==> job 3596: inputs <==
## cardinal_router
module cardinal_router 
#(
    parameter PACKET_SIZE = 64
)
(
    input clk, reset,                     
    output polarity,
    input cwsi,                          
    output cwri,                         
    input [PACKET_SIZE - 1:0] cwdi,      
    input ccwsi,                         
    output ccwri,                        
    input [PACKET_SIZE - 1:0] ccwdi,     
    input pesi,                          
    output peri,                         
    input [PACKET_SIZE - 1:0] pedi,      
    output cwso,                         
    input cwro,                          
    output [PACKET_SIZE - 1:0] cwdo,     
    output ccwso,                        
    input ccwro,                         
    output [PACKET_SIZE - 1:0] ccwdo,    
    output peso,                         
    input pero,                          
    output [PACKET_SIZE - 1:0] pedo      
);
    wire fullCwi0, fullCwi1, fullCcwi0, fullCcwi1, fullPei0, fullPei1;
    wire emptyCwi0, emptyCwi1, emptyCcwi0, emptyCcwi1, emptyPei0, emptyPei1;
    reg rdEnableCwi0, rdEnableCwi1, rdEnableCcwi0, rdEnableCcwi1, rdEnablePei0, rdEnablePei1;
    reg wrEnableCwi0, wrEnableCwi1, wrEnableCcwi0, wrEnableCcwi1, wrEnablePei0, wrEnablePei1;
    wire [PACKET_SIZE - 1:0] dataCwi0, dataCwi1, dataCcwi0, dataCcwi1, dataPei0, dataPei1;
    bufferDepth1 bufCwi0
    (
        .clk(clk),
        .reset(reset),
        .full(fullCwi0),
  ...
export LEC_CHECK = 0
export ABC_AREA = 1
export CAP_MARGIN = 20
export CORE_MARGIN = 2
export CORE_UTILIZATION = 72
export CTS_CLUSTER_DIAMETER = 218
export CTS_CLUSTER_SIZE = 98
export SLEW_MARGIN = 20
create_clock -name core_clock -period 2.54 [get_ports {clk}]
run.sh (not shown) runs the stock make flow with config.mk's settings and CLKGATE_MAP_FILE=.
==> inputs of job 3731, as changes to job 3596 <==
- ABC_AREA: 1 -> unset
- CAP_MARGIN: 20 -> 0
- CORE_UTILIZATION: 72 -> 70
- CTS_CLUSTER_DIAMETER: 218 -> unset
- CTS_CLUSTER_SIZE: 98 -> 50
- HOLD_SLACK_MARGIN: unset -> 0.29
==> flow/constraint.sdc (replaced) <==
create_clock -name core_clock -period 2.1 [get_ports {clk}]
set_input_delay 0.4200 -clock core_clock [delete_from_list [all_inputs] [get_ports {clk}]]
set_output_delay 0.4200 -clock core_clock [all_outputs]
set_load 0.01 [all_outputs]
==> inputs of job 7996, as changes to job 3596 <==
- ABC_AREA: 1 -> unset
- CORE_UTILIZATION: 72 -> 59
- CTS_CLUSTER_DIAMETER: 218 -> unset
- CTS_CLUSTER_SIZE: 98 -> unset
==> flow/constraint.sdc (replaced) <==
create_clock -name core_clock -period 2.02 [get_ports {clk}]
set_input_delay 0.4040 -clock core_clock [delete_from_list [all_inputs] [get_ports {clk}]]
set_output_delay 0.4040 -clock core_clock [all_outputs]
set_load 0.01 [all_outputs]
==> inputs of job 2115, as changes to job 3596 <==
- ABC_AREA: 1 -> unset
- CELL_PAD_IN_SITES_DETAIL_PLACEMENT: unset -> 0
- CORE_ASPECT_RATIO: unset -> 1.37
- CORE_UTILIZATION: 72 -> 17
- CTS_CLUSTER_DIAMETER: 218 -> 304
- CTS_CLUSTER_SIZE: 98 -> unset
- MAX_ROUTING_LAYER: unset -> met5
- MIN_ROUTING_LAYER: unset -> met2
- PLACE_DENSITY_LB_ADDON: unset -> 0.18
- SETUP_SLACK_MARGIN: unset -> 1.33
- TNS_END_PERCENT: unset -> 30
==> flow/constraint.sdc (replaced) <==
create_clock -name core_clock -period 4.52 [get_ports {clk}]
set_input_delay 0.9040 -clock core_clock [delete_from_list [all_inputs] [get_ports {clk}]]
set_output_delay 0.9040 -clock core_clock [all_outputs]
set_load 0.01 [all_outputs]
==> summary of the runs <==
- Job 2115 passed the timing, design-rule and antenna checks. Job 3596 failed in global routing (5_1_grt) (ODB-0269). Job 3731 died in global routing (5_1_grt) (DPL-0038). Job 7996 reached the layout checks and failed them: setup timing.
- Against job 2115, the final area of job 7996 is higher by 5.9%.
- In job 2115 the routed wire length is larger than in job 7996, by about 23%.
- Critical path depth: job 7996 is higher than job 2115 (8).
- In synthesized area, job 2115 and job 7996 do not differ.
- Sequential share of layout area: job 7996 is lower than job 2115 (2.0 points).
- Of job 2115 and job 7996, job 2115 has the higher register-to-register slack (gap 2000 ps).

========
==> run K: inputs <==
cardinal_router again, from the RTL that the note above started with.
// cardinal_router
module cardinal_router 
#(
    parameter PACKET_SIZE = 64
)
(
    input clk, reset,                     
    output polarity,
    input cwsi,                          
    output cwri,                         
    input [PACKET_SIZE - 1:0] cwdi,      
    input ccwsi,                         
    output ccwri,                        
    input [PACKET_SIZE - 1:0] ccwdi,     
    input pesi,                          
    output peri,                         
    input [PACKET_SIZE - 1:0] pedi,      
    output cwso,                         
    input cwro,                          
    output [PACKET_SIZE - 1:0] cwdo,     
    output ccwso,                        
    input ccwro,                         
    output [PACKET_SIZE - 1:0] ccwdo,    
    output peso,                         
    input pero,                          
    output [PACKET_SIZE - 1:0] pedo      
);
export LEC_CHECK = 0
export CAP_MARGIN = 10
export CELL_PAD_IN_SITES_DETAIL_PLACEMENT = 2
export CELL_PAD_IN_SITES_GLOBAL_PLACEMENT = 0
export CORE_MARGIN = 4
export CORE_UTILIZATION = 57
export CTS_CLUSTER_DIAMETER = 187
export MIN_ROUTING_LAYER = met2
export PLACE_DENSITY_LB_ADDON = 0.28
export SLEW_MARGIN = 20
create_clock -name core_clock -period 2.2 [get_ports {clk}]
==> run E (differences from run K) <==
CAP_MARGIN = 20   (was 10)
CELL_PAD_IN_SITES_DETAIL_PLACEMENT = unset   (was 2)
CELL_PAD_IN_SITES_GLOBAL_PLACEMENT = unset   (was 0)
CORE_MARGIN = 2   (was 4)
CORE_UTILIZATION = 68   (was 57)
CTS_CLUSTER_DIAMETER = unset   (was 187)
CTS_CLUSTER_SIZE = 37   (was unset)
MAX_ROUTING_LAYER = met4   (was unset)
MIN_ROUTING_LAYER = unset   (was met2)
PLACE_DENSITY_LB_ADDON = unset   (was 0.28)
==> flow/constraint.sdc (replaced) <==
create_clock -name core_clock -period 2.61 [get_ports {clk}]
set_input_delay 0.5220 -clock core_clock [delete_from_list [all_inputs] [get_ports {clk}]]
set_output_delay 0.5220 -clock core_clock [all_outputs]
set_load 0.01 [all_outputs]
==> comparison table <==
|  | run K | run E |
|---|---|---|
| Run status | stopped before the end | finished with violations |
| Last stage reached | 3_5_place_dp | - |
| Reasons for failing layout checks | - | setup timing |
| Cell count listed in synth_stat.txt | 3655 | 3655 |
| Vertical die dimension | 247 um | 223 um |
| Share of the synthesized area in the top cell type | 47.8% | 47.8% |
| Number of core rows | 87 | 80 |
| Die extent in x | 247 um | 223 um |
| Top FF cell, synth | sky130_fd_sc_hd__dfxtp_1 | sky130_fd_sc_hd__dfxtp_1 |
| Die area | 61100 sq um | 49700 sq um |
| Adder-Cell Fraction of Synth Area | 0% | 0% |
| Synthesized-area fraction occupied by and/or/nand/nor cells | 15.0% | 15.0% |
| Buffers added on ports | 394 | 394 |
| Area inside the core boundary | 56500 sq um | 47500 sq um |
| Flop and latch count out of synthesis | 779 | 779 |
| Starting density of the core | 57.7% | 68.6% |
| Placer congestion estimate | 0.861 | 0.869 |
